<file path="design/flow/design.v">
module debounce(btn,clk,btn_pulse);
    parameter times=5000;
    input btn,clk;
    output reg btn_pulse;
    reg [12:0] N;		     
    always@(posedge clk) begin
        if (btn_pulse) begin
            if (btn==0&&N>0) begin
                N<=N-1;
            end
            else if(btn==0&&N==0) begin
                N<=0;
                btn_pulse<=0;
            end
            else begin
                N<=5000;
            end
        end
        else begin
            if (btn&&N<times) begin
                N<=N+1;
            end
            else if(btn&&N==times) begin
                N<=N;
                btn_pulse<=1;
            end
            else begin
                N<=0;
            end
        end
    end
endmodule
module rand_gen (clk,sw7,out);
    input clk,sw7;
    output reg [6:0] out;
    reg [31:0] state;
    always @(posedge clk) begin
        if (!sw7) begin
            state <= 0;
        end
        else begin
            state <= state * 32'h343fd + 32'h269EC3;
        end
        out <= (state >> 16) & 16'h7fff;
    end
endmodule
module segment (seg_data,seg_led);
    input [3:0] seg_data;
    output [7:0] seg_led;
    reg [7:0] seg_led_r;
    always @(*) begin
        case (seg_data)
            4'd0: seg_led_r = 8'h3f;
            4'd1: seg_led_r = 8'h06;
            4'd2: seg_led_r = 8'h5b;
            4'd3: seg_led_r = 8'h4f;
            4'd4: seg_led_r = 8'h66;
            4'd5: seg_led_r = 8'h6d;
            4'd6: seg_led_r = 8'h7d;
            4'd7: seg_led_r = 8'h07;
            4'd8: seg_led_r = 8'h7f;
            4'd9: seg_led_r = 8'h6f;
            default: seg_led_r = 8'h00;
        endcase
    end
    assign seg_led = seg_led_r;
endmodule
module countdown(clk,countdown_times,leave_times,sw7,game_state,countdown_state);
    input clk,sw7;
    input [1:0] game_state;
    input [4:0] countdown_times;
    output reg [4:0] leave_times;
    output reg [1:0] countdown_state;
    reg [19:0] second;           
    always @(posedge clk) begin
        if (!sw7) begin
            leave_times<=0;
            countdown_state<=0;
            second<=0;
        end
        else begin
            if (game_state==1) begin
                if (countdown_state==0) begin
                    leave_times<=countdown_times;
                    countdown_state<=1;
                end
                else begin
                    if (second==999999) begin
                        if (leave_times>1) begin
                            leave_times<=leave_times-1;
                            second<=0;
                        end
                        else begin
                            countdown_state<=2;
                            leave_times<=0;
                            second<=0;
                        end
                    end
                    else begin
                        second<=second+1;
                    end
                end
            end
            else if (game_state==2) begin
                if(countdown_state==2) begin
                    leave_times<=countdown_times;
                    countdown_state<=3;
                end
                else begin
                    if (second==999999) begin
                        if (leave_times>1) begin
                            leave_times<=leave_times-1;
                            second<=0;
                        end
                        else begin
                            countdown_state<=0;
                            leave_times<=0;
                            second<=0;
                        end
                    end
                    else begin
                        second<=second+1;
                    end
                end
            end
            else begin
                leave_times<=0;
                countdown_state<=0;
                second<=0;
            end
        end
    end
endmodule
module disp(clk,sw7,game_state,leave_times,seg_cat,seg_led,user_defined_cdtime);
    input clk;
    input sw7;
    input [4:0] leave_times;
    input [1:0] game_state;
    input [4:0] user_defined_cdtime;
    output reg [7:0] seg_cat;
    output [7:0] seg_led;
    reg [3:0] num [0:1];     
    always @(posedge clk) begin
        if (!sw7) begin
            num[0]<=15;
            num[1]<=15;
            seg_cat<=8'b11111111;
        end
        else begin
            if(game_state==0) begin
                if (seg_cat==8'b11111111) begin
                    seg_cat<=8'b11111110;
                end
                else begin
                    if (user_defined_cdtime>=30) begin
                        num[1]<=3;
                        num[0]<=0;
                    end
                    else if (user_defined_cdtime>=20) begin
                        num[1]<=2;
                        num[0]<=user_defined_cdtime-20;
                    end
                    else if (user_defined_cdtime>=10) begin
                        num[1]<=1;
                        num[0]<=user_defined_cdtime-10;
                    end
                    else begin
                        num[1]<=0;
                        num[0]<=user_defined_cdtime;
                    end
                    if (seg_cat==8'b11111110) begin
                        seg_cat<=8'b11111101;
                    end
                    else if(seg_cat==8'b11111101) begin
                        seg_cat<=8'b11111110;
                    end
                    else begin
                        seg_cat<=8'b11111111;
                    end
                end
            end
            else if (game_state==1||game_state==2) begin
                if (seg_cat==8'b11111111) begin
                    seg_cat<=8'b11111110;
                end
                else begin
                    if (leave_times-1>=20) begin
                        num[1]<=2;
                        num[0]<=leave_times-21;
                    end
                    else if (leave_times-1>=10) begin
                        num[1]<=1;
                        num[0]<=leave_times-11;
                    end
                    else begin
                        num[1]<=0;
                        num[0]<=leave_times-1;
                    end
                    if (seg_cat==8'b11111110) begin
                        seg_cat<=8'b11111101;
                    end
                    else if(seg_cat==8'b11111101) begin
                        seg_cat<=8'b11111110;
                    end
                    else begin
                        seg_cat<=8'b11111111;
                    end
                end
            end
            else begin
                num[0]<=15;
                num[1]<=15;
                seg_cat<=8'b11111111;
            end
        end
    end
    segment segment1(
                .seg_data(num[seg_cat[0]]),
                .seg_led(seg_led)
            );
endmodule
module music(clk,sw7,buzzer,success,music_state,game_state,leave_times);
    input clk,sw7,success;
    input [4:0] leave_times;
    input [1:0] game_state;
    output reg buzzer;
    output reg [1:0] music_state;
    reg [10:0] per;
    reg [6:0] cnt0;
    reg [16:0] time_cnt;
    reg [11:0] one_cnt;
    reg di;
    localparam
        A2 = 110,
        A2_ = 117,
        B2 = 123,
        C3 = 131,
        C3_ = 139,
        D3 = 147,
        D3_ = 156,
        E3 = 165,
        F3 = 175,
        F3_ = 185,
        G3 = 196,
        G3_ = 208,
        A3 = 220,
        A3_ = 233,
        B3 = 247,
        C4 = 262,
        C4_ = 277,
        D4 = 294,
        D4_ = 311,
        E4 = 330,
        F4 = 349,
        F4_ = 370,
        G4 = 392,
        G4_ = 415,
        A4 = 440,
        A4_ = 466,
        B4 = 494,
        C5 = 522,
        C5_ = 554,
        D5 = 587,
        D5_ = 622,
        E5 = 659,
        F5 = 698,
        F5_ = 740,
        G5 = 784,
        G5_ = 831,
        A5 = 880,
        A5_ = 932,
        B5 = 988,
        C6 = 1047;
    always @(posedge clk) begin
        if (!sw7) begin
            per<=0;
            cnt0<=0;
            time_cnt<=0;
            one_cnt<=0;
            music_state<=0;
            buzzer<=0;
            di<=0;
        end
        else
        if (game_state==2) begin
            if (di==1) begin
                if (one_cnt<958) begin
                    one_cnt<=one_cnt+1;
                end
                else begin
                    one_cnt<=0;
                    buzzer<=!buzzer;
                end
                if (per<=1023) begin
                    if (cnt0<121) begin
                        cnt0<=cnt0+1;
                    end
                    else begin
                        cnt0<=0;
                        per<=per+1;
                    end
                end
                else begin
                    buzzer<=0;
                    one_cnt<=0;
                    per<=0;
                    cnt0<=0;
                    di<=0;
                end
            end
            else begin
                if (one_cnt<15+leave_times*43) begin
                    if(per<999) begin
                        per<=per+1;
                    end
                    else begin
                        per<=0;
                        one_cnt<=one_cnt+1;
                    end
                end
                else begin
                    one_cnt<=0;
                    per<=0;
                    di<=1;
                end
            end
        end
        else if (game_state==3) begin
            if (music_state==0) begin
                music_state<=1;
                one_cnt<=0;
                time_cnt<=0;
                buzzer<=0;
                per<=0;
                cnt0<=0;
            end
            else begin
                if (success==1) begin
                    case (cnt0)
                        0:
                            per=G3;
                        1:
                            per=G3;
                        2:
                            per=G3;
                        3:
                            per=C4;
                        4:
                            per=C4;
                        5:
                            per=E4;
                        6:
                            per=E4;
                        7:
                            per=E4;
                        8:
                            per=G4;
                        9:
                            per=G4;
                        10:
                            per=G4;
                        11:
                            per=C5;
                        12:
                            per=C5;
                        13:
                            per=E5;
                        14:
                            per=E5;
                        15:
                            per=E5;
                        16:
                            per=G5;
                        17:
                            per=G5;
                        18:
                            per=G5;
                        19:
                            per=G5;
                        20:
                            per=G5;
                        21:
                            per=G5;
                        22:
                            per=G5;
                        23:
                            per=G5;
                        24:
                            per=E5;
                        25:
                            per=E5;
                        26:
                            per=E5;
                        27:
                            per=E5;
                        28:
                            per=E5;
                        29:
                            per=E5;
                        30:
                            per=E5;
                        31:
                            per=E5;
                        32:
                            per=G3_;
                        33:
                            per=G3_;
                        34:
                            per=G3_;
                        35:
                            per=C4;
                        36:
                            per=C4;
                        37:
                            per=D4_;
                        38:
                            per=D4_;
                        39:
                            per=D4_;
                        40:
                            per=G4_;
                        41:
                            per=G4_;
                        42:
                            per=G4_;
                        43:
                            per=C5;
                        44:
                            per=C5;
                        45:
                            per=D5_;
                        46:
                            per=D5_;
                        47:
                            per=D5_;
                        48:
                            per=A5_;
                        49:
                            per=A5_;
                        50:
                            per=A5_;
                        51:
                            per=A5_;
                        52:
                            per=A5_;
                        53:
                            per=A5_;
                        54:
                            per=A5_;
                        55:
                            per=A5_;
                        56:
                            per=D5_;
                        57:
                            per=D5_;
                        58:
                            per=D5_;
                        59:
                            per=D5_;
                        60:
                            per=D5_;
                        61:
                            per=D5_;
                        62:
                            per=D5_;
                        63:
                            per=D5_;
                        64:
                            per=A3_;
                        65:
                            per=A3_;
                        66:
                            per=A3_;
                        67:
                            per=D4;
                        68:
                            per=D4;
                        69:
                            per=F4;
                        70:
                            per=F4;
                        71:
                            per=F4;
                        72:
                            per=A4_;
                        73:
                            per=A4_;
                        74:
                            per=A4_;
                        75:
                            per=D5;
                        76:
                            per=D5;
                        77:
                            per=F5;
                        78:
                            per=F5;
                        79:
                            per=F5;
                        80:
                            per=A5_;
                        81:
                            per=A5_;
                        82:
                            per=A5_;
                        83:
                            per=A5_;
                        84:
                            per=A5_;
                        85:
                            per=A5_;
                        86:
                            per=A5_;
                        87:
                            per=A5_;
                        88:
                            per=A5_;
                        89:
                            per=A5_;
                        90:
                            per=A5_;
                        91:
                            per=A5_;
                        92:
                            per=A5_;
                        93:
                            per=A5_;
                        94:
                            per=A5_;
                        95:
                            per=A5_;
                        96:
                            per=C6;
                        97:
                            per=C6;
                        98:
                            per=C6;
                        99:
                            per=C6;
                        100:
                            per=C6;
                        101:
                            per=C6;
                        102:
                            per=C6;
                        103:
                            per=C6;
                        104:
                            per=C6;
                        105:
                            per=C6;
                        106:
                            per=C6;
                        107:
                            per=C6;
                        108:
                            per=C6;
                        109:
                            per=C6;
                        110:
                            per=C6;
                        111:
                            per=C6;
                        default: begin
                            music_state<=2;
                        end
                    endcase
                end
                else begin
                    case (cnt0)
                        0:
                            per=C5;
                        1:
                            per=C5;
                        2:
                            per=C5;
                        3:
                            per=C5;
                        4:
                            per=C5;
                        5:
                            per=G4;
                        6:
                            per=G4;
                        7:
                            per=G4;
                        8:
                            per=G4;
                        9:
                            per=G4;
                        10:
                            per=E4;
                        11:
                            per=E4;
                        12:
                            per=E4;
                        13:
                            per=E4;
                        14:
                            per=A4;
                        15:
                            per=A4;
                        16:
                            per=B4;
                        17:
                            per=B4;
                        18:
                            per=A4;
                        19:
                            per=A4;
                        20:
                            per=G4_;
                        21:
                            per=G4_;
                        22:
                            per=A4_;
                        23:
                            per=A4_;
                        24:
                            per=G4_;
                        25:
                            per=G4_;
                        26:
                            per=E4;
                        27:
                            per=E4;
                        28:
                            per=D4;
                        29:
                            per=D4;
                        30:
                            per=E4;
                        31:
                            per=E4;
                        32:
                            per=E4;
                        33:
                            per=E4;
                        34:
                            per=E4;
                        35:
                            per=E4;
                        36:
                            per=E4;
                        37:
                            per=E4;
                        default: begin
                            music_state<=2;
                        end
                    endcase
                end
                if (time_cnt<=120000-success*60000-1) begin
                    time_cnt<=time_cnt+1;
                    if(one_cnt*per<=500000) begin
                        one_cnt<=one_cnt+1;
                    end
                    else begin
                        one_cnt<=0;
                        buzzer<=!buzzer;
                    end
                end
                else begin
                    buzzer<=0;
                    time_cnt<=0;
                    cnt0<=cnt0+1;
                    one_cnt<=0;
                end
            end
        end
        else begin
            music_state<=0;
            buzzer<=0;
            per<=0;
            cnt0<=0;
            time_cnt<=0;
            one_cnt<=0;
        end
    end
endmodule
module cartoon (sw7,game_state,clk,green,red,row,leave_times,success);
    input [1:0] game_state;
    input success;
    input clk,sw7;
    input [4:0] leave_times;
    output [7:0] green,red;
    output reg [7:0] row;
    reg [7:0] red_cartoon [7:0];     
    reg [7:0] green_cartoon [7:0];   
    wire [7:0] scan [7:0];           
    reg [2:0] cnt;                   
    reg [20:0] times;                
    assign scan[0]=8'b11111110;
    assign scan[1]=8'b11111101;
    assign scan[2]=8'b11111011;
    assign scan[3]=8'b11110111;
    assign scan[4]=8'b11101111;
    assign scan[5]=8'b11011111;
    assign scan[6]=8'b10111111;
    assign scan[7]=8'b01111111;
    always @(posedge clk) begin
        if (!sw7) begin
            cnt<=0;
            row<=scan[0];
        end
        else begin
            cnt<=cnt+3'd1;
            row<=scan[cnt+3'd1];
        end
    end
    always @(posedge clk) begin
        if (!sw7) begin
            times<=0;
            red_cartoon[0]<=8'b00000000;
            red_cartoon[1]<=8'b00000000;
            red_cartoon[2]<=8'b00000000;
            red_cartoon[3]<=8'b00000000;
            red_cartoon[4]<=8'b00000000;
            red_cartoon[5]<=8'b00000000;
            red_cartoon[6]<=8'b00000000;
            red_cartoon[7]<=8'b00000000;
            green_cartoon[0]<=8'b00000000;
            green_cartoon[1]<=8'b00000000;
            green_cartoon[2]<=8'b00000000;
            green_cartoon[3]<=8'b00000000;
            green_cartoon[4]<=8'b00000000;
            green_cartoon[5]<=8'b00000000;
            green_cartoon[6]<=8'b00000000;
            green_cartoon[7]<=8'b00000000;
        end
        else begin 
            if (game_state==0) begin
                red_cartoon[0]<=8'b00011000;
                red_cartoon[1]<=8'b00011000;
                red_cartoon[2]<=8'b00011000;
                red_cartoon[3]<=8'b00011000;
                red_cartoon[4]<=8'b00011000;
                red_cartoon[5]<=8'b00100100;
                red_cartoon[6]<=8'b00100100;
                red_cartoon[7]<=8'b00011000;
                green_cartoon[0]<=8'b00011000;
                green_cartoon[1]<=8'b00011000;
                green_cartoon[2]<=8'b00011000;
                green_cartoon[3]<=8'b00011000;
                green_cartoon[4]<=8'b00000000;
                green_cartoon[5]<=8'b00000000;
                green_cartoon[6]<=8'b00000000;
                green_cartoon[7]<=8'b00000000;
            end
            else if (game_state==1) begin
                red_cartoon[0]<=8'b00011000;
                red_cartoon[1]<=8'b00011000;
                red_cartoon[2]<=8'b00011000;
                red_cartoon[3]<=8'b00011000;
                red_cartoon[4]<=8'b00011000;
                red_cartoon[5]<=8'b00100100;
                red_cartoon[6]<=8'b00100100;
                red_cartoon[7]<=8'b00011000;
                green_cartoon[0]<=8'b00011000;
                green_cartoon[1]<=8'b00011000;
                green_cartoon[2]<=8'b00011000;
                green_cartoon[3]<=8'b00011000;
                green_cartoon[4]<=8'b00000000;
                green_cartoon[5]<=8'b00000000;
                green_cartoon[6]<=8'b00000000;
                green_cartoon[7]<=8'b00000000;
            end
            else if (game_state==2) begin
                if (leave_times-1>=15) begin
                    red_cartoon[0]<=8'b00011000;
                    red_cartoon[1]<=8'b00011000;
                    red_cartoon[2]<=8'b00011000;
                    red_cartoon[3]<=8'b00011000;
                    red_cartoon[4]<=8'b00011000;
                    red_cartoon[5]<=8'b00100100;
                    red_cartoon[6]<=8'b00100100;
                    red_cartoon[7]<=8'b00011000;
                    green_cartoon[0]<=8'b00011000;
                    green_cartoon[1]<=8'b00011000;
                    green_cartoon[2]<=8'b00011000;
                    green_cartoon[3]<=8'b00011000;
                    green_cartoon[4]<=8'b00000000;
                    green_cartoon[5]<=8'b00000000;
                    green_cartoon[6]<=8'b00000000;
                    green_cartoon[7]<=8'b00000000;
                end
                else if (leave_times-1>=10) begin
                    red_cartoon[0]<=8'b00000000;
                    green_cartoon[0]<=8'b00000000;
                end
                else if(leave_times-1>=5) begin
                    red_cartoon[1]<=8'b00000000;
                    green_cartoon[1]<=8'b00000000;
                end
                else if (leave_times-1>0) begin
                    red_cartoon[2]<=8'b00000000;
                    green_cartoon[2]<=8'b00000000;
                end
                else begin
                    red_cartoon[3]<=8'b00000000;
                    green_cartoon[3]<=8'b00000000;
                end
                times<=0;
            end
            else if(game_state==3) begin
                green_cartoon[0]<=8'b00000000;
                green_cartoon[1]<=8'b00000000;
                green_cartoon[2]<=8'b00000000;
                green_cartoon[3]<=8'b00000000;
                green_cartoon[4]<=8'b00000000;
                green_cartoon[5]<=8'b00000000;
                green_cartoon[6]<=8'b00000000;
                green_cartoon[7]<=8'b00000000;
                if (success==1) begin
                    times<=times+1;
                    if (times<=100000) begin
                        red_cartoon[0]<=8'b00000000;
                        red_cartoon[1]<=8'b01100110;
                        red_cartoon[2]<=8'b00000000;
                        red_cartoon[3]<=8'b00000000;
                        red_cartoon[4]<=8'b00000000;
                        red_cartoon[5]<=8'b00000000;
                        red_cartoon[6]<=8'b00000000;
                        red_cartoon[7]<=8'b00000000;
                    end
                    else if(times<=200000) begin
                        red_cartoon[2]<=8'b11111111;
                    end
                    else if(times<=300000) begin
                        red_cartoon[3]<=8'b11111111;
                    end
                    else if(times<=400000) begin
                        red_cartoon[1]<=8'b00000000;
                        red_cartoon[4]<=8'b11111111;
                    end
                    else if (times<=500000) begin
                        red_cartoon[2]<=8'b00000000;
                        red_cartoon[5]<=8'b01111110;
                    end
                    else if(times<=600000) begin
                        red_cartoon[3]<=8'b00000000;
                        red_cartoon[6]<=8'b00111100;
                    end
                    else if(times<=700000) begin
                        red_cartoon[4]<=8'b00000000;
                        red_cartoon[7]<=8'b00011000;
                    end
                    else if (times<=800000) begin
                        red_cartoon[5]<=8'b00000000;
                    end
                    else if(times<=900000) begin
                        red_cartoon[6]<=8'b00000000;
                    end
                    else if(times<=1000000) begin
                        red_cartoon[7]<=8'b00000000;
                    end
                    else if(times<=1250000) begin
                        red_cartoon[0]<=8'b00000000;
                        red_cartoon[1]<=8'b01100110;
                        red_cartoon[2]<=8'b11111111;
                        red_cartoon[3]<=8'b11111111;
                        red_cartoon[4]<=8'b11111111;
                        red_cartoon[5]<=8'b01111110;
                        red_cartoon[6]<=8'b00111100;
                        red_cartoon[7]<=8'b00011000;
                    end
                    else if(times<=1500000) begin
                        red_cartoon[0]<=8'b00000000;
                        red_cartoon[1]<=8'b00000000;
                        red_cartoon[2]<=8'b00000000;
                        red_cartoon[3]<=8'b00000000;
                        red_cartoon[4]<=8'b00000000;
                        red_cartoon[5]<=8'b00000000;
                        red_cartoon[6]<=8'b00000000;
                        red_cartoon[7]<=8'b00000000;
                    end
                    else if(times<=1750000) begin
                        red_cartoon[0]<=8'b00000000;
                        red_cartoon[1]<=8'b01100110;
                        red_cartoon[2]<=8'b11111111;
                        red_cartoon[3]<=8'b11111111;
                        red_cartoon[4]<=8'b11111111;
                        red_cartoon[5]<=8'b01111110;
                        red_cartoon[6]<=8'b00111100;
                        red_cartoon[7]<=8'b00011000;
                    end
                    else if(times<=2000000) begin
                        red_cartoon[0]<=8'b00000000;
                        red_cartoon[1]<=8'b00000000;
                        red_cartoon[2]<=8'b00000000;
                        red_cartoon[3]<=8'b00000000;
                        red_cartoon[4]<=8'b00000000;
                        red_cartoon[5]<=8'b00000000;
                        red_cartoon[6]<=8'b00000000;
                        red_cartoon[7]<=8'b00000000;
                    end
                    else begin
                        times<=0;
                    end
                end
                else begin
                    if (times<=500000) begin
                        times<=times+1;
                        red_cartoon[0]<=8'b00000000;
                        red_cartoon[1]<=8'b01000000;
                        red_cartoon[2]<=8'b11110111;
                        red_cartoon[3]<=8'b01010101;
                        red_cartoon[4]<=8'b01010101;
                        red_cartoon[5]<=8'b01010101;
                        red_cartoon[6]<=8'b01010111;
                        red_cartoon[7]<=8'b00000000;
                    end
                    else if(times<=1000000) begin
                        times<=times+1;
                        red_cartoon[0]<=8'b00000000;
                        red_cartoon[1]<=8'b11000100;
                        red_cartoon[2]<=8'b00000100;
                        red_cartoon[3]<=8'b11011111;
                        red_cartoon[4]<=8'b00010101;
                        red_cartoon[5]<=8'b00011111;
                        red_cartoon[6]<=8'b01010101;
                        red_cartoon[7]<=8'b10011111;
                    end
                    else begin
                        times<=0;
                    end
                end
            end
        end
    end
    assign red=red_cartoon[cnt];
    assign green=green_cartoon[cnt];
endmodule
module boom_pro(sw7,start,clk,led,seg,sw_input,row,seg_cat,btn6,buzzer,green,red);
    input sw7,start,clk,btn6;        
    input [6:0] sw_input;            
    output buzzer;                   
    output [7:0] row,red,green;      
    output [7:0] seg_cat;            
    output [7:0] seg;                
    output reg [6:0] led;            
    reg [1:0] ps_input_times;        
    reg success;                     
    reg [6:0] password;              
    reg [1:0] game_state;            
    reg [4:0] countdown_times;       
    reg [4:0] user_defined_cdtime;   
    reg btn6_before;                 
    wire [4:0] leave_times;          
    wire [1:0] music_state;          
    wire [1:0] countdown_state;      
    wire [6:0] changing_pw;          
    wire btn6_pulse;                 
    wire start_pulse;                
    always @(posedge clk) begin
        if (!sw7) begin
            btn6_before<=0;
            user_defined_cdtime<=0;
            ps_input_times<=0;
            led<=0;
            success<=0;
            game_state<=0;
            password<=0;
            countdown_times<=0;
            user_defined_cdtime<=0;
        end
        else begin
            if (game_state==0) begin
                if (start_pulse) begin
                    success<=0;
                    btn6_before<=0;
                    game_state<=1;
                    countdown_times<=5;
                    password<=changing_pw;
                end
                if (sw_input[6]==1) begin
                    if (sw_input[4:0]>30) begin
                        user_defined_cdtime<=30;
                    end
                    else begin
                        user_defined_cdtime<=sw_input[4:0];
                    end
                end
                else begin
                    user_defined_cdtime<=20;
                end
            end
            else if (game_state==1) begin
                led<=password;
                if (countdown_state==2&&leave_times==0) begin
                    countdown_times<=user_defined_cdtime;
                    game_state<=2;
                    led<=0;
                end
            end
            else if (game_state==2) begin
                led<=sw_input;
                if (ps_input_times<2) begin
                    if (btn6_pulse==1&&btn6_before==0) begin
                        if (sw_input==password) begin
                            game_state<=3;
                            success<=1;
                            led<=0;
                        end
                        else begin
                            ps_input_times<=ps_input_times+1;
                        end
                    end
                    if (countdown_state==0&&leave_times==0) begin
                        game_state<=3;
                        success<=0;
                        led<=0;
                    end
                end
                else begin
                    game_state<=3;
                    success<=0;
                    led<=0;
                end
                btn6_before<=btn6_pulse;
            end
            else if (game_state==3) begin
                if (music_state==2) begin
                    game_state<=0;
                    success<=0;
                    password<=0;
                    countdown_times<=0;
                    ps_input_times<=0;
                end
            end
        end
    end
    debounce debounce1(
                 .btn(start),
                 .clk(clk),
                 .btn_pulse(start_pulse));
    debounce debounce2(
                 .btn(btn6),
                 .clk(clk),
                 .btn_pulse(btn6_pulse));
    rand_gen rand1(
             .clk(clk),
             .sw7(sw7),
             .out(changing_pw));
    disp disp1(
             .clk(clk),
             .sw7(sw7),
             .leave_times(leave_times),
             .user_defined_cdtime(user_defined_cdtime),
             .game_state (game_state),
             .seg_cat(seg_cat),
             .seg_led(seg));
    countdown countdown1(
                  .clk(clk),
                  .sw7(sw7),
                  .game_state(game_state),
                  .countdown_times(countdown_times),
                  .leave_times(leave_times),
                  .countdown_state(countdown_state));
    music music1(
              .clk(clk),
              .sw7(sw7),
              .success(success),
              .game_state(game_state),
              .leave_times(leave_times),
              .buzzer(buzzer),
              .music_state(music_state));
    cartoon cartoon1(
                .game_state(game_state),
                .success(success),
                .clk(clk),
                .sw7(sw7),
                .leave_times(leave_times),
                .green(green),
                .red(red),
                .row(row)
            );
endmodule
</file>
<file path="design/flow/run.sh">
#!/bin/bash
# the make line also repeats each setting of config.mk as NAME=value (left out here)
make -C /OpenROAD-flow-scripts/flow DESIGN_CONFIG=/design/flow/config.mk WORK_HOME=/design/flow/orfs CLKGATE_MAP_FILE= finish
</file>
<file path="design/flow/config.mk">
export PLATFORM = sky130hd
export DESIGN_NAME = boom_pro
export DESIGN_NICKNAME = boom_pro
export VERILOG_FILES = /design/flow/design.v
export SDC_FILE = /design/flow/constraint.sdc
export NUM_CORES = 4
export LEC_CHECK = 0
export ABC_AREA = 0
export CAP_MARGIN = 20
export CELL_PAD_IN_SITES_GLOBAL_PLACEMENT = 0
export CORE_ASPECT_RATIO = 0.72
export CORE_MARGIN = 2
export CORE_UTILIZATION = 72
export GPL_TIMING_DRIVEN = 1
export MAX_ROUTING_LAYER = met5
export MIN_ROUTING_LAYER = met1
export PLACE_DENSITY = 0.35
export SETUP_SLACK_MARGIN = 2.3
export SLEW_MARGIN = 40
export TNS_END_PERCENT = 100
</file>
<file path="design/flow/constraint.sdc">
create_clock -name core_clock -period 7.94 [get_ports {clk}]
set_input_delay 1.5880 -clock core_clock [delete_from_list [all_inputs] [get_ports {clk}]]
set_output_delay 1.5880 -clock core_clock [all_outputs]
set_load 0.01 [all_outputs]
</file>
==> run notes, run 1 <==
Physical implementation

The flow ran to the end, but the layout failed its checks. The reasons given for failing layout checks are setup timing. The number of antenna violations at the first check in global routing is 1. The setup slack of the most critical reg-to-reg path is -0.16 ns.

At the pin with the least slew margin, the transition time is 0.9021 ns. The post-detailed-placement half-perimeter wirelength is 54.19 mm. Per the synthesis report, the simple-gate share of the synthesized area is 0.2084. The commonest cells after synthesis are nand2_1 (285), inv_1 (268), ha_1 (234). The report puts the hold buffer count at CTS at 0. The number of failing hold endpoints at the final stage is 0. The average detailed-routed wire length per instance is roughly 22 um. dfxtp_1 takes more of the synthesized area than any other cell. Sorting the synthesis cell report by count puts at the top nand2_1. The classification of the worst setup path is flip-flop to flip-flop.

The number of cells traversed by the worst hold path is 0. In the post-route report, total wirelength is listed as 77.89 mm. The number of violations reported at the end of detailed-routing iteration 0 is 3623. The share of synthesized area in the top cell type comes to 0.1773. At the end of routability-driven placement, the weighted congestion stood at 0.9584. In the post-synthesis netlist, the biggest area contributors are dfxtp_1 (18%), fa_1 (16%), ha_1 (12%). In the hold report, the worst path ends at rand1.out[6].

The number of buffers added by the clock tree synthesis step is 26. The number of OpenROAD warnings is 68.

Per the post-route antenna check, the number of violating nets is 0. The net count of the finished layout is 3508.

Timing analysis after detailed placement gives a worst setup slack of -0.1177 ns. The post-synth area from yosys stat is around 25000 um^2. On the worst path, the slowest cell contributes a delay of 0.56 ns.

The kind of capture point of the worst setup path is a flip-flop. The core area is 34760 um^2. The minimum period implied by the final worst setup slack is ~8.1 ns. Max-cap violations in this run came to 0. Across every metal layer, demand over resource in global routing totals 0.4140. The number of unique standard cell types used by synthesis is 105.

The non-filler instance count after layout is 3530. In the synthesized netlist, the number of instances is 3026. The worst setup path endpoint is music1.one_cnt[11]. The number of global-route vias before repair is around 23000. The floorplan-stage core utilization is 0.7274.

Per STA, the startpoint of the critical path is music1.cnt0[0]. The worst-case clock skew is between 0.03 and 0.04 ns. The wire length of the first global-routing pass is ~120 mm. Entering global routing, the biggest net connects roughly 86 pins.

The worst-skew pair later-pin latency is 0.57 ns. Per the timing report, the biggest fanout along the worst path comes to 7. The number of core rows is between 50 and 60. Yosys printed 12 warnings. The part of the Yosys area used for sequential elements is 0.2082. The master of the slowest instance on the critical path is fa_1.

After global routing the overflow that remains totals 0. The routed layout reports a DRC error count of 0. The register clock-pin slew on the reported worst setup and hold paths is 0.07 ns. The proportion of register bits with asynchronous set or reset after synthesis is 0. The worst hold path begins at rand1.state[22]. Of the total synthesized cell area, the portion taken by XOR and XNOR cells is 0.04295. TritonCTS built the clock tree. At the worst endpoint, the required time is 8.32 ns. Max-slew check failures listed in the final report amount to 0. After synthesis, the mean cell area works out to 8.356 um^2. STA shows the worst reg2reg path with a cell count of 32. The data arrival at the endpoint of the critical path is 8.48 ns. In this run, placement finished with an instance count of 3428.

Yosys shows that the main logic family after synthesis is adder cells. In this run, synthesis inferred 26 flip-flops with an integrated enable. Yosys reports the multiplexer fraction of the synthesized area as 0.01168.

The share of synthesized cell area in and-or and or-and compound cells is 0.1815. In this run the number of H-tree levels came out at 1. The worst slew margin relative to its limit is 0.3946. The post-route core utilization is 0.8138. The timing report lists the critical path depth as 32 cells. Across all layers, the routed design uses 24270 vias. The share of synthesized cell area in full adder, half adder and majority cells is 0.2769. The count of buffering cells on the critical path with inverters included is 8. Counting every sink on the clock net gives 250.

The clock tree root buffer cell is clkbuf_16. Measured along the y axis, the die boundary spans between 150 and 200 um. In this run the critical register-to-register path is captured at music1.one_cnt[11]. Summing every instance area after synthesis gives 25290 um^2.

Per the synth log, the flip-flop and latch total comes to 250. According to the floorplan report, the die width is 224.9 um. The classification of the worst-slack hold path is flip-flop to flip-flop. CTS reports a maximum clock tree buffer depth of 3. The first-pass iteration count of the detailed router is 10.

Setup repair after global routing could not meet its margin everywhere. The worst-case setup margin in the final layout is -0.1563 ns. The die covers 36650 um^2. The boundary pin count is 59.

Looking at the reg2reg group, the worst path starts from music1.cnt0[0]. The most common flop cell mapped by yosys is dfxtp_1. The count of buffers inserted at the top-level ports is 45. The startpoint kind of the worst setup timing path is a flip-flop. The highest attainable clock frequency is 0.1235 GHz. The share of the clock period used by the worst path is 1.020. The final tally of setup violations is 13. The total cells reported by yosys after synthesis is 3026. Compared with the post-synthesis result, the final layout area differs by 11.88%. The average vias per placed instance is 6.876. Per STA, the worst path accumulates the most delay in the family adder cells.
repair_timing:
action,in CTS,in global routing
resized,68,45
pin swaps,34,29
setup endpoints to repair,20,23
hold endpoints to repair,0,0
setup buffers,39,12
cloned,3,0
stage by stage:
stage / hold slack, ns / area [um^2] / TNS [ns]
after floorplan: 0.3487 / 25680 / 0
after global placement: 0.3580 / 26450 / 0
after detailed placement: 0.3651 / 26480 / -0.7643
after CTS: 0.3734 / 28000 / 0
after global routing: 0.3959 / 28290 / -4.434
final: 0.4045 / 28290 / -1.892
area by class of cell:
type	count	area (um^2)
inverters	269	1018
clock inverters	6	60.06
fillers	2093	6472
diodes	1	2.502
well taps	450	563.0
multi-input cells	2339	19010
flip-flops and latches	250	5309
clock buffers	41	830.8
repair buffers	174	1495
metal layers:
layer	vias to the layer above	routed length, um	track usage
li1	10640	-	-
met1	11490	30190	0.5475
met2	1746	35030	0.6627
met3	399	8735	0.08581
met4	2	3919	0.1782
met5	-	15	0
==> inputs of run 2 (changes only) <==
CAP_MARGIN = 40   (was 20)
CELL_PAD_IN_SITES_DETAIL_PLACEMENT = 1   (was default)
CELL_PAD_IN_SITES_GLOBAL_PLACEMENT = default   (was 0)
CORE_ASPECT_RATIO = default   (was 0.72)
CORE_UTILIZATION = 20   (was 72)
CTS_CLUSTER_DIAMETER = 214   (was default)
GPL_ROUTABILITY_DRIVEN = 0   (was default)
GPL_TIMING_DRIVEN = 0   (was 1)
HOLD_SLACK_MARGIN = 0.19   (was default)
MAX_ROUTING_LAYER = default   (was met5)
PLACE_DENSITY = default   (was 0.35)
PLACE_DENSITY_LB_ADDON = 0.3   (was default)
SETUP_SLACK_MARGIN = 4.15   (was 2.3)
SLEW_MARGIN = 35   (was 40)
TNS_END_PERCENT = 15   (was 100)
clock period = 20.0 ns   (was 7.94 ns; I/O delays follow)
==> run notes, run 2 <==
Physical implementation

The flow ran to the end and the layout has no timing, DRC or antenna violations. The count of buffering cells on the critical path with inverters included is 8. In this run, post-CTS repair resized a total of 0 instances.

The count of max-cap constraint violations is 0. The number of cells traversed by the worst hold path is 0.

Per STA, the worst path accumulates the most delay in the family adder cells. The chip area line in the Yosys stat output reads 25290 um^2. Looking at the clock tree report, the maximum root-to-sink buffer count equals 3. The synthesized instance count is 3026. For reference, the top cells by count after synthesis are nand2_1 (285), inv_1 (268), ha_1 (234). Looking at the hold checks, the worst path lands on rand1.out[6]. The most numerous cell in the Yosys netlist is nand2_1.

CTS placed an instance of clkbuf_16 at the clock tree root. The setup TNS after final layout is 0 ns. The startpoint identified for the worst register-to-register timing path is music1.cnt0[0].

The final tally of setup violations is 0. The floorplan step records an initial core utilization of 0.2014. Detailed-route iteration 0 reported a violation count of 1456.

The Yosys step of the flow raised 12 warnings. The startpoint kind of the worst setup timing path is a flip-flop.

Looking at the setup timing report, the critical path kind is flip-flop to flip-flop. The number of core rows is 130. The die is 359.6 um tall. The worst slew margin relative to its limit is 0.3997. The average cell area after synthesis is about 8.4 um^2. According to the floorplan report, the total die area is roughly 130000 um^2. TritonRoute output was used to compute an average wire per cell of 17.36 um. The post-detailed-placement half-perimeter wirelength is between 60 and 70 mm.

Counting pins that exceed their max-slew limit in the final report gives 0. The count of unresolved DRC violations after routing is 0. The number of setup buffers added after CTS is 0.

For the worst setup path, the data arrival time is 10.42 ns. The final global-route overflow total is 0. The net count of the finished layout is 3575. The startpoint of the worst hold path is rand1.state[22]. The number of buffers inserted by hold repair at cts is 0. After layout, the minimum clock period comes to 9.947 ns. The average vias per placed instance is around 4.7.

The remaining number of nets flagged by the antenna check after routing is 0. In the Yosys stats the netlist draws on 105 distinct library cells. The number of antenna diodes in the final layout is 0. Summed over all layers, the routed wires come to 83.27 mm. The total number of vias is 22590. The synthesized design contains 26 enable-type register cells. The share of synthesized cell area in and-or and or-and compound cells is 0.1815. The later pin in the worst-skew pair is clocked with a latency of 0.57 ns. The dominant cell type by area after synthesis is dfxtp_1.

The capture point of the critical path was reported as music1.one_cnt[7]. The final layout report lists a filler cell count of 14990. In this run the worst path has a maximum fanout of 10. The setup slack of the most critical reg-to-reg path is 10.05 ns.

The combinational family with the most area after synthesis is adder cells. For this design, the slowest cell found on the critical path is a21oi_1. After synthesis, the share of cell area in mux cells is 0.01168. Post-route period utilization is reported as 0.4973.

The critical path data required time is 20.47 ns. The origin of the worst setup path is music1.cnt0[0]. The number of register bits inferred by synthesis is 250. The register cell area after layout is between 5000 and 6000 um^2. The cell-mix breakdown from Yosys lists the adder-cell area share as 0.2769.

The number of placed instances, taps included, is 4737. The first-pass iteration count of the detailed router is 5.

The cell-mix breakdown from Yosys lists the XOR/XNOR area share as 0.04295. The proportion of register bits with asynchronous set or reset after synthesis is 0. The number of antenna violations at the first check in global routing is 4. The worst setup path is captured at a flip-flop. Per the OpenROAD floorplan log, the area of the core is 125600 um^2. The number of failing hold endpoints at the final stage is 0. CTS added clock buffers totalling 34. Per the timing report, the achievable frequency comes out to 0.1005 GHz. The clock arrives with approximately 0.041 ns of skew. In the global route stage, overall resource usage came out at 0.1274. The maximum cell stage delay along the critical path is 0.62 ns. The pin count of the biggest net entering global routing is 15.

Setup repair after global routing left no endpoint under its margin. The simple-gate area share of the yosys netlist is 0.2084. The share of synthesized area in the top cell type comes to 0.1773.

The number of global-route vias before repair came to 23500. The die extent in x is 359.6 um. Yosys attributes the largest share of cell area to dfxtp_1 (18%), fa_1 (16%), ha_1 (12%).

The pin closest to its max-slew limit shows a slew of roughly 0.9 ns. The count of buffers inserted at the top-level ports is 43. The classification of the worst-slack hold path is flip-flop to flip-flop.

The timing report shows the most common cell along the critical path to be fa_1. The post-route core utilization is 0.2314. The total standard cell area after synthesis is 25290 um^2.

The first global-routing pass estimated 134.7 mm of wire. Per the layout area report, the combinational gate area comes to 18310 um^2. The register clock-pin slew on the reported worst setup and hold paths is 0.06 ns.

The terminus of the critical flop-to-flop path is music1.one_cnt[7]. Of the synthesized area, sequential elements account for 0.2082. Yosys stat counts 3026 cells in the synthesized netlist.

The number of OpenROAD warnings is 63. The clock tree has to reach 250 sinks. The timing report lists the critical path depth as 32 cells. The report puts the cell count of the worst reg-to-reg path at 32. Between the synthesized netlist and the finished layout, the area growth was recorded as 14.92%. According to the I/O placement log, the pin count is 59.

Looking at the clock tree report, the H-tree level count equals 2. The non-filler instance count after layout is 4798. TritonCTS built the clock tree. The most common flop cell mapped by yosys is dfxtp_1.
==> run 2: metrics by stage <==
| step | hold WS (ns) | worst slack [ns] | area [um^2] |
|---|---|---|---|
| final | 0.3542 | 10.05 | 29060 |
| after global routing | 0.3654 | 9.291 | 29060 |
| after CTS | 0.3590 | 10.06 | 29030 |
| after detailed placement | 0.3554 | 10.07 | 27910 |
| after global placement | 0.3542 | 9.500 | 27820 |
| after floorplan | 0.3487 | 11.93 | 25330 |
==> run 2: final cells by class <==
cell class | count | area share
Multi-Input combinational cell | 2339 | 0.6301
Sequential cell | 250 | 0.1812
Tap cell | 1650 | 0.07105
Clock buffer | 50 | 0.03565
Inverter | 269 | 0.03475
Buffer | 179 | 0.02635
Timing Repair Buffer | 54 | 0.01796
Clock inverter | 7 | 0.002928
==> run 2: metal layers <==
layer	track usage	share of wire
met3	0.01807	0.037
met1	0.1732	0.48
met4	0.02678	0.018
met5	0	0.00048
met2	0.2133	0.47
==> inputs of run 3 (changes only) <==
CAP_MARGIN = 10   (was 40)
CELL_PAD_IN_SITES_DETAIL_PLACEMENT = 2   (was 1)
CELL_PAD_IN_SITES_GLOBAL_PLACEMENT = 3   (was default)
CORE_ASPECT_RATIO = 1.69   (was default)
CORE_UTILIZATION = 59   (was 20)
CTS_CLUSTER_DIAMETER = 55   (was 214)
CTS_CLUSTER_SIZE = 20   (was default)
GPL_ROUTABILITY_DRIVEN = default   (was 0)
GPL_TIMING_DRIVEN = 1   (was 0)
MAX_ROUTING_LAYER = met4   (was default)
PLACE_DENSITY_LB_ADDON = default   (was 0.3)
SETUP_SLACK_MARGIN = -0.31   (was 4.15)
SLEW_MARGIN = 30   (was 35)
TNS_END_PERCENT = 100   (was 15)
clock period = 5.95 ns   (was 20.0 ns; I/O delays follow)
==> run notes, run 3 <==
Physical implementation

The share of synthesized cell area in full adder, half adder and majority cells is 0.2769. The number of enable flip-flop cells is 26. The full die area is approximately 45000 um^2. The total standard cell area after synthesis is 25290 um^2. The total cells reported by yosys after synthesis is 3026.

After synthesis, the share of cell area in mux cells is 0.01168. Per the run summary, the flow got no further than global placement without I/O (3_1_place_gp_skip_io). The first error in the log reads "[ERROR GPL-0301] Utilization 127.555 % exceeds 100%". The average instance in the mapped netlist occupies between 8 and 9 um^2. The core region is 42300 um^2. The share of the core area taken by cells at floorplan is 0.5977.

The number of register bits inferred by synthesis is approximately 250. The combinational family with the most area after synthesis is adder cells. The die extent in x is 163.2 um. The area fraction of the largest cell type after synthesis is 0.1773. The synthesis stats list as the most numerous cell nand2_1. In the Yosys stats the netlist draws on 105 distinct library cells.

The number of synthesis warnings is 12. The post-synth area from yosys stat is 25290 um^2. The part of the Yosys area used for sequential elements is 0.2082. The most common flop cell mapped by yosys is dfxtp_1. The synthesis run shows the most used standard cells to be nand2_1 (285), inv_1 (268), ha_1 (234).

The run stopped with a tool error. The main area contributors are dfxtp_1 (18%), fa_1 (16%), ha_1 (12%). Of the total synthesized cell area, the portion taken by AND, OR, NAND and NOR gates is 0.2084. The floorplan step set the die height to about 270 um. Looking at area per cell type in the netlist, the leader is dfxtp_1. The synthesized instance count is 3026.

In this run, the synthesized area fraction spent on xor and xnor cells is recorded as 0.04295. The number of core rows is ~100. The share of synthesized cell area in and-or and or-and compound cells is 0.1815.

The proportion of register bits with asynchronous set or reset after synthesis is 0.
==> inputs of run 4 (changes only) <==
ABC_AREA = 1   (was 0)
CAP_MARGIN = 20   (was 10)
CELL_PAD_IN_SITES_DETAIL_PLACEMENT = 0   (was 2)
CELL_PAD_IN_SITES_GLOBAL_PLACEMENT = default   (was 3)
CORE_ASPECT_RATIO = default   (was 1.69)
CORE_UTILIZATION = 40   (was 59)
CTS_CLUSTER_DIAMETER = default   (was 55)
CTS_CLUSTER_SIZE = 54   (was 20)
GPL_ROUTABILITY_DRIVEN = 1   (was default)
GPL_TIMING_DRIVEN = default   (was 1)
HOLD_SLACK_MARGIN = default   (was 0.19)
MAX_ROUTING_LAYER = default   (was met4)
MIN_ROUTING_LAYER = default   (was met1)
SETUP_SLACK_MARGIN = default   (was -0.31)
SLEW_MARGIN = 20   (was 30)
TNS_END_PERCENT = 90   (was 100)
clock period = 14.6 ns   (was 5.95 ns; I/O delays follow)
==> run notes, run 4 <==
Physical implementation

Per the detail_route report, the via count comes to 23620. The number of enable flip-flop cells is 26. The number of register bits inferred by synthesis is 250. OpenSTA, run right after detailed placement, puts the worst setup slack at 6.716 ns. The full die area is 67590 um^2. The total number of clock tree sinks is 250. The share of the core area taken by cells at floorplan is 0.4059. The launch point of the worst min-delay path is recorded as rand1.state[22]. The number of slew-limit violations in the final report is 0. The top cell family by delay on the critical path is adder cells. The routed wire length is 73.66 mm.

Entering global routing, the biggest net connects 66 pins. The maximum cell stage delay along the critical path is 0.56 ns.

The slowest stage of the critical path is the fa_1 cell. The part of the Yosys area used for sequential elements is 0.2009. The first-pass iteration count of the detailed router is 6.

The average cell area after synthesis is about 7.1 um^2. The most numerous cell in the Yosys netlist is nand2_1. The synthesis report names the predominant flop master as dfxtp_1. The number of buffers added by the clock tree synthesis step is 31. After floorplanning, the core was sized to cover 64580 um^2. The total standard cell area after synthesis is around 26000 um^2. The classification of the worst setup path is flip-flop to flip-flop. The flow ran to the end and the layout has no timing, DRC or antenna violations. Counting stages on the worst path, the most repeated cell is nand2_1. Max fanout on the critical path was recorded as 12. The number of gates given a new drive strength after cts is 0. The post-route standard cell area excluding fillers is roughly 28000 um^2.

After the first detailed-routing iteration, the DRC count stood at 1763. The count of unresolved DRC violations after routing is 0. The area growth from synthesis to layout is 8.291%. The capture point of the worst register-to-register path is recorded as music1.one_cnt[6]. The OpenROAD report gives the critical path a required time of around 15 ns. The worst-case setup margin in the final layout is 6.618 ns. The cell area after placement is 27310 um^2. The most critical setup path has its startpoint at music1.cnt0[0]. The critical path runs through a total of 38 cells.

For this run, the total global-route usage over all layers was measured as 0.2168. The post-route core utilization is 0.4395. Counting every instance in the synthesized netlist gives ~3700. The die extent in x is ~260 um.

The final estimated routing congestion in global placement is 0.9295. In the finished design, the share of the clock period the worst path needs comes to 0.5467. The number of unique standard cell types used by synthesis is about 70. The launch point of the worst reg-to-reg path is music1.cnt0[0]. Counting instances in the post-synthesis netlist gives the leading cell types as nand2_1 (754), inv_1 (582), nor2_1 (378). The path depth of the worst reg2reg path is 38. The floorplan report gives the top-level pin count as 59. STA classifies the critical path endpoint as a flip-flop. The worst-case clock skew is 0.02031 ns.

In this run the post-CTS setup repair buffer count came out at 0. The worst hold path terminates at rand1.out[6]. The depth of the CTS H-tree is 1. The number of antenna violations at the first check in global routing is 2. The synthesized netlist was found by Yosys to have about 3700 cells.

Per the skew report, the later register of the worst-skew pair sees a clock latency of roughly 0.6 ns. The worst hold path was traced through 0 stages. For this run, the chip area from Yosys synthesis comes to 26210 um^2. TritonCTS built the clock tree. The simple-gate area share of the yosys netlist is 0.2713. The highest attainable clock frequency is 0.1253 GHz. The share of synthesized cell area in and-or and or-and compound cells is 0.1172. Of all flip-flops after synthesis, the portion carrying an async set or reset was 0. Setup violations remaining at the end of the flow were counted as 0. The wire length of the first global-routing pass is 119.6 mm.

Recorded from the global router log, the overflow total was 0. Input and output buffers added on the ports amount to 45. Per the synthesis report, the adder-cell share of the synthesized area is 0.2667.

The number of global-route vias before repair was 22760. The routed design shows a wire length per standard cell of 16.16 um. For the finished layout, the period the worst path requires is 7.982 ns. The setup TNS after final layout is 0 ns. The registers of the reported paths see a clock transition of 0.06 ns. Across all checked pins, the minimum headroom to the slew limit is 0.3445. The net count of the finished layout is 4124.

The post-synthesis share of cell area spent on xor and xnor gates is 0.03542. The classification of the worst-slack hold path is flip-flop to flip-flop. The number of OpenROAD warnings is 63.

Yosys attributes the largest share of cell area to dfxtp_1 (17%), fa_1 (16%), ha_1 (11%). According to the timing report, the arrival time at the worst endpoint equals 8.44 ns. The combinational family with the most area after synthesis is simple AND/OR/NAND/NOR gates. The cell sitting at the root of the clock tree is a clkbuf_16. Per the run summary, max-cap violations total 0.

Of the post-synthesis cell area, the dominant cell type holds 0.1711. Per the OpenROAD floorplan log, the height of the die is between 200 and 300 um. The remaining number of nets flagged by the antenna check after routing is 0. The worst setup path is launched from a flip-flop. The setup slack of the most critical reg-to-reg path is about 6.6 ns. Summed over all instances, the cell type with the most area after synthesis is dfxtp_1. Hold repair after CTS inserted 0 buffers. Setup repair after global routing left no endpoint under its margin.

The count of buffering cells on the critical path with inverters included is 6. The number of buffers on the longest clock path is 3. The post-detailed-placement half-perimeter wirelength is 58.34 mm.

For the pin with the worst max-slew slack, the measured transition is about 0.98 ns. The layout filler cell count is 6734. The average vias per placed instance is 5.183. Per the final timing report, the hold violations number 0.

The number of core rows is just over 90. Yosys reports the multiplexer fraction of the synthesized area as 0. The warning tally printed by Yosys for this design is 12. OpenSTA lists the critical path endpoint as music1.one_cnt[6].
[run 4: cell type report]
| cell class | instances | area, um^2 | area share |
|---|---|---|---|
| clock inverters | 20 | 205.2 | 0.007229 |
| diodes | 1 | 2.502 | 0.00008816 |
| repair buffers | 51 | 490.5 | 0.01728 |
| well taps | 855 | 1070 | 0.03769 |
| multi-input cells | 2720 | 18150 | 0.6395 |
| clock buffers | 38 | 863.3 | 0.03042 |
| flip-flops and latches | 250 | 5265 | 0.1855 |
| inverters | 622 | 2337 | 0.08234 |
[run 4: metrics by stage]
stage,hold slack (ns),cells
finish,0.3723,4557
global route,0.3747,4557
CTS,0.3703,4556
detailed placement,0.3618,4498
global placement,0.3548,4498
floorplan,0.3501,3686
[run 4: metal layers]
metal,GRT usage,part of all wire,up-vias
met5,0,0.00014,-
met3,0.02222,0.050,101
met4,0.04725,0.020,2
met1,0.3121,0.48,11050
met2,0.3499,0.45,599
li1,-,-,11870
==> inputs of run 5 (changes only) <==
CAP_MARGIN = 5   (was 20)
CELL_PAD_IN_SITES_DETAIL_PLACEMENT = default   (was 0)
CORE_UTILIZATION = 71   (was 40)
CTS_CLUSTER_SIZE = 77   (was 54)
GPL_ROUTABILITY_DRIVEN = default   (was 1)
TNS_END_PERCENT = default   (was 90)
clock period = 8.48 ns   (was 14.6 ns; I/O delays follow)
==> run notes, run 5 <==
Physical implementation

The mux cell area share after synthesis is 0. The number of cells traversed by the worst hold path is 0. The registers of the reported paths see a clock transition of ~0.07 ns.

After the last flow step, the layout net total stands at 4120. Entering global routing, the biggest net connects 65 pins.

The maximum cell stage delay along the critical path is roughly 0.57 ns. The most numerous cell in the Yosys netlist is nand2_1. The count of unresolved DRC violations after routing is 0. In the Yosys stats the netlist draws on roughly 70 distinct library cells. For the worst reg-to-reg path, the startpoint reported by OpenROAD is music1.cnt0[0]. Once synthesis finished, the tally of register bits stood at 250. From left edge to right edge, the die measures around 200 um. The kind of capture point of the worst setup path is a flip-flop. The highest net fanout along the worst path is 12. On the critical path the data arrives at 8.40 ns. The number of failing hold endpoints at the final stage is 0. The stat command in Yosys gives a chip area of 26210 um^2. The setup slack of the most critical reg-to-reg path is around 0.61 ns. The detail route stage leaves a number of antenna-violating nets equal to 0. Per the synth stats, the flop cell with the highest instance count is dfxtp_1. The startpoint kind of the worst setup timing path is a flip-flop. The pin closest to its max-slew limit shows a slew of 0.9912 ns. The count of buffering cells on the critical path with inverters included is 7. The number of buffers on the longest clock path is 3. The total number of vias is roughly 26000. The post-route core utilization is 0.7593. For this design the top-level I/O count stands at between 50 and 60.

The detailed-routing wirelength on met1 is 30.56 mm. The average cell area after synthesis is ~7.1 um^2. The core area is around 37000 um^2.

The average detailed-routed wire length per instance is between 20 and 25 um. The endpoint of the worst hold path is reported as rand1.out[5]. For this design, the sink count on the clock tree is 250. The routed wire length is 83.34 mm.

The critical path data required time is 9.01 ns. Ranked by total cell area, the synthesized netlist is headed by dfxtp_1 (17%), fa_1 (16%), ha_1 (11%). The synthesized netlist was found by Yosys to have 3675 cells. In this run, post-CTS hold repair placed 0 buffers. After floorplanning, the core was divided into 70 placement rows. The count of max-cap constraint violations is 0. In the final layout, the fill cell count is 2572.

Per the OpenROAD timing report, the critical path contains 41 cells. The number of OpenROAD warnings is 66. After the first detailed-routing iteration, the DRC count stood at 3456. The clock tree root buffer cell is clkbuf_16. The post-detailed-placement half-perimeter wirelength is between 60 and 70 mm. The synthesis report lists the Yosys warning total as 12.

The top layer reached by signal wires is met5. The first global-routing pass estimated 136.5 mm of wire. The worst-skew pair later-pin latency is around 0.60 ns.

For this run, the detailed router's first-pass iteration total came to 12. The origin of the worst setup path is music1.cnt0[0]. The number of enable flip-flop cells is 26. The floorplan step set the die height to just under 200 um. The synthesis run identifies the leading combinational cell family as simple AND/OR/NAND/NOR gates. In this run the cell area of the synthesized design comes to 26210 um^2.

For this run, the register share of the synthesized area comes to 0.2009. TritonCTS built the clock tree. The worst setup path endpoint is music1.one_cnt[4].

Among the stages of the critical path, the cell type that occurs most often is nand2_1. The share of the clock period used by the worst path is 0.9281. The final estimated routing congestion in global placement is 1.002. In the synthesized netlist, the cells that appear most often are nand2_1 (754), inv_1 (582), nor2_1 (378).

The count of buffers inserted at the top-level ports is 45. The classification of the worst setup path is flip-flop to flip-flop. Measured against its own limit, the worst slew margin works out to 0.3392. Per the detail_route log, met2 wirelength is around 37 mm.

Setup repair after global routing left no endpoint under its margin. Across the routed clock network, the largest skew measured is 0.03608 ns. After layout, the minimum clock period comes to 7.870 ns. The synthesized instance count is 3675. Total global-route track usage over all layers is 0.4429. The cell type that accounts for the most area after synthesis is dfxtp_1. The number of slew-limit violations in the final report is 0.

The flow reports an fmax of 0.1271 GHz. The number of global-route vias before repair is 26570. The post-synthesis share of cell area spent on xor and xnor gates is 0.03542. The worst register-to-register path depth is 41. The setup TNS after final layout is 0 ns.

The simple-gate area share of the yosys netlist is 0.2713. For this run, asynchronously set or reset flops after synthesis account for 0. The share of synthesized cell area in full adder, half adder and majority cells is 0.2667.

Among cell families on the critical path, the largest total delay comes from adder cells. Summed over all nets, wire length on met3 after detailed routing comes to 9.904 mm. The terminus of the critical flop-to-flop path is music1.one_cnt[4]. In the floorplan report the effective utilization is 0.7177. The final tally of setup violations is 0. The master of the slowest instance on the critical path is fa_1.

The share of synthesized cell area in and-or and or-and compound cells is 0.1172. The area growth from synthesis to final layout is 5.795%. The run finished with no timing, DRC or antenna violations. Using the TritonRoute via totals, the vias-per-cell ratio works out to around 6.4. The number of antenna violations at the first check in global routing is 4.

The CTS report gives the tree buffer count as 28. The area fraction of the largest cell type after synthesis is 0.1711. The full die area is 38470 um^2.

Global routing finished with a remaining overflow of 0. The path class of the tightest hold or removal check is flip-flop to flip-flop. CTS built an H-tree with a depth of 1.

For the worst min-delay path, the startpoint reported by OpenROAD is rand1.state[21].
## run 5: cell type report
| class | instances | area (um^2) | area share |
|---|---|---|---|
| inverters | 622 | 2337 | 0.08428 |
| clock inverters | 21 | 148.9 | 0.005369 |
| diodes | 2 | 5.005 | 0.0001805 |
| multi-input cells | 2720 | 18160 | 0.6550 |
| well taps | 468 | 585.6 | 0.02112 |
| clock buffers | 31 | 743.2 | 0.02680 |
| flip-flops and latches | 250 | 5265 | 0.1899 |
| repair buffers | 50 | 483.0 | 0.01742 |
## run 5: layer usage
metal,global-route usage,vias up
met5,0.05236,-
met1,0.5305,12190
met4,0.2357,10
met3,0.1540,576
met2,0.6980,1845
li1,-,11840
## run 5: timing repair
| action | CTS | global route |
|---|---|---|
| endpoints found under the hold margin | 0 | 0 |
| setup buffers | 0 | 0 |
| resized | 0 | 7 |
| endpoints found under the setup margin | 0 | 13 |
## run 5: stage by stage
step                hold WS (ns)  setup WS, ns  cells  cell area [um^2]
global route              0.4110      0.005897   4163             27730
CTS                       0.4027        0.5841   4162             27710
detailed placement        0.3745        0.6011   4110             26820
finish                    0.4117        0.6098   4164             27730
global placement          0.3824        0.8740   4110             26820
floorplan                 0.3501         1.687   3686             26250
==> inputs of run 6 (changes only) <==
ABC_AREA = 0   (was 1)
CAP_MARGIN = 20   (was 5)
CELL_PAD_IN_SITES_GLOBAL_PLACEMENT = 0   (was default)
CORE_ASPECT_RATIO = 1.48   (was default)
CORE_UTILIZATION = 70   (was 71)
CTS_CLUSTER_DIAMETER = 51   (was default)
CTS_CLUSTER_SIZE = 73   (was 77)
GPL_TIMING_DRIVEN = 1   (was default)
MAX_ROUTING_LAYER = met5   (was default)
MIN_ROUTING_LAYER = met1   (was default)
PLACE_DENSITY_LB_ADDON = 0.29   (was default)
SETUP_SLACK_MARGIN = 0.44   (was default)
TNS_END_PERCENT = 100   (was default)
clock period = 7.94 ns   (was 8.48 ns; I/O delays follow)
==> run notes, run 6 <==
Physical implementation

Warnings raised by the tools during the run amount to 65. The region available for standard cell placement spans 35520 um^2. The final estimated routing congestion in global placement is 0.9272.

The number of slew-limit violations in the final report is 0.

The total standard cell area after synthesis is approximately 25000 um^2. The most numerous cell in the Yosys netlist is nand2_1. Adding up every negative setup slack in the final design gives -0.04658 ns. Of the total synthesized cell area, the portion taken by full adders, half adders and majority gates is 0.2769. The floorplan-stage core utilization is 0.7118. The total antenna diodes in the routed design is 0.

For reference, the top cells by count after synthesis are nand2_1 (285), inv_1 (268), ha_1 (234). The remaining number of nets flagged by the antenna check after routing is 0. The launch point of the worst reg-to-reg path is music1.cnt0[1]. Counting cells, the worst reg-to-reg path comes to 27. The combinational family with the most area after synthesis is adder cells. The startpoint of the worst hold path is rand1.state[21]. STA lists the maximum fanout along the critical path as 6.

At the worst endpoint, the required time is around 8.4 ns. The mux cell area share after synthesis is 0.01168. The total number of clock tree sinks is between 200 and 300. The maximum cell stage delay along the critical path is 0.61 ns. The transition time at the pin with the least slew margin is approximately 1.2 ns.

The synthesized netlist handed to floorplanning was reported with a cell count of 3026. Yosys reported a register bit count of 250. The classification of the worst setup path is flip-flop to flip-flop. The floorplan report gives the top-level pin count as 59. Per the placement report, the placed cell count is ~3400. The worst-skew pair later-pin latency is between 0.5 and 0.6 ns.

The minimum period implied by the final worst setup slack is 7.955 ns. Setup slack on the worst path after placement came out at -0.1764 ns.

STA lists the endpoint of the worst register-to-register path as music1.one_cnt[9]. In the final routed layout, each cell accounts on average for 19.42 um. Per the OpenROAD floorplan log, the height of the die is between 200 and 250 um.

The layout checks failed on setup timing. The non-filler instance count after layout is 3518. The number of global-route vias before repair came to around 23000. In this run the number of H-tree levels came out at 1. Static timing analysis puts the maximum clock frequency at 0.1257 GHz. The type recorded for the worst min-delay path is flip-flop to flip-flop. The post-detailed-placement half-perimeter wirelength is 49.94 mm.

Per the STA report, the cell with the highest stage delay on the worst path is fa_1. The global routing usage on met3 is 0.04493. The number of synthesis warnings is 12. The most critical setup path has its startpoint at music1.cnt0[1]. The die extent in x is 160.2 um. The worst hold path passes through 0 cells. The number of unique standard cell types used by synthesis is 105. STA classifies the critical path endpoint as a flip-flop. The clock tree from TritonCTS is built. The post-route core utilization is 0.7827. Setup repair after global routing could not meet its margin everywhere.

The dominant cell type by count on the critical path is fa_1. The count of buffers inserted at the top-level ports is 45. The count of max-cap constraint violations is 0. The data arrival time reported for the critical path is 8.40 ns. On met2, the global router reports a usage of 0.6407. Clock-pin slew was measured on the worst setup and hold paths at roughly 0.090 ns. Clock skew on the completed layout was measured at 0.03520 ns.

The top cell family by delay on the critical path is adder cells. The critical path in the final layout is reported with a setup slack of -0.01542 ns. Summed over all routing layers, the global router reports a total usage of 0.3526. Hold repair after CTS inserted 0 buffers. The number of failing hold endpoints at the final stage is 0. The net count of the finished layout is 3476. STA shows the worst min-delay path finishing at rand1.out[5].

The count of unresolved DRC violations after routing is 0. The critical path contains buffers and inverters numbering 3 combined. The most common flop cell mapped by yosys is dfxtp_1. STA reports a reg2reg setup slack of -0.02 ns. The number of violations reported at the end of detailed-routing iteration 0 is 2105. The cell type that accounts for the most area after synthesis is dfxtp_1.

The number of enable flip-flop cells is 26. The flow ran to the end, but the layout failed its checks. The critical path depth is 27. The post-synthesis share of cell area spent on xor and xnor gates is 0.04295. The simple-gate area share of the yosys netlist is 0.2084.

The startpoint kind of the worst setup timing path is a flip-flop. The first-pass iteration count of the detailed router is 7.

The layout filler cell count is approximately 2500. The global-route layer with the greatest usage is met2. Post-route period utilization is reported as 1.002. The total number of vias is around 23000.

The proportion of register bits with asynchronous set or reset after synthesis is 0. The post-synth area from yosys stat is ~25000 um^2. In this run the tightest slew margin relative to its limit is 0.2266. For reference, the critical path is captured by music1.one_cnt[9]. Global routing finished with a remaining overflow of 0.

The wire length of the first global-routing pass is 111.4 mm.

For this run, the detailed router reports a per-instance via density of 6.563. Averaged over all synthesized cells, the footprint is 8.356 um^2. The routed wire length is 68.31 mm. The clock passes through at most 3 buffers. The number of core rows is 84.

The number of buffers added by the clock tree synthesis step is 23. Sorting the synthesized cells by area gives the leading types as dfxtp_1 (18%), fa_1 (16%), ha_1 (12%). Of the synthesized area, sequential elements account for 0.2082. The cell sitting at the root of the clock tree is a clkbuf_16. The area growth from synthesis to final layout is 9.966%. Routing resource usage on met1 recorded by global route was 0.4007. The area share of the largest cell type after synthesis is 0.1773.

The number of antenna violations at the first check in global routing is 0. Of the total synthesized cell area, the portion taken by AND-OR and OR-AND cells is 0.1815. According to the floorplan report, the total die area is 37690 um^2. Yosys stat counts 3026 cells in the synthesized netlist.

The pin count of the biggest net entering global routing is 78. The most critical hold endpoint after final layout shows a slack of between 0.3 and 0.4 ns. The final tally of setup violations is 6.
==> run 6: through the flow <==
step,instance area [um^2]
floorplan,25490
global placement,26210
detailed placement,26210
CTS,27290
global route,27810
finish,27810
==> run 6: what timing repair did <==
| action | 4_1_cts | 5_1_grt |
|---|---|---|
| hold endpoints to repair | 0 | 0 |
| cloned | 1 | 5 |
| endpoints found under the setup margin | 13 | 13 |
| pin swaps | 9 | 19 |
| buffers inserted | 11 | 23 |
| resized | 29 | 58 |
==> run 6: area by class of cell <==
class | count | area (um^2) | area share
clock buffers | 24 | 589.3 | 0.02119
repair buffers | 143 | 1244 | 0.04473
multi-input cells | 2341 | 18790 | 0.6757
inverters | 269 | 1016 | 0.03654
well taps | 473 | 591.8 | 0.02128
flip-flops and latches | 250 | 5274 | 0.1897
clock inverters | 18 | 301.5 | 0.01084
==> run 6: layer usage <==
layer	vias up	routed length [um]	part of all wire
met5	-	0	0
met4	0	3824	0.056
met3	332	4694	0.069
met2	1133	34900	0.51
met1	11050	24890	0.36
li1	10570	-	-
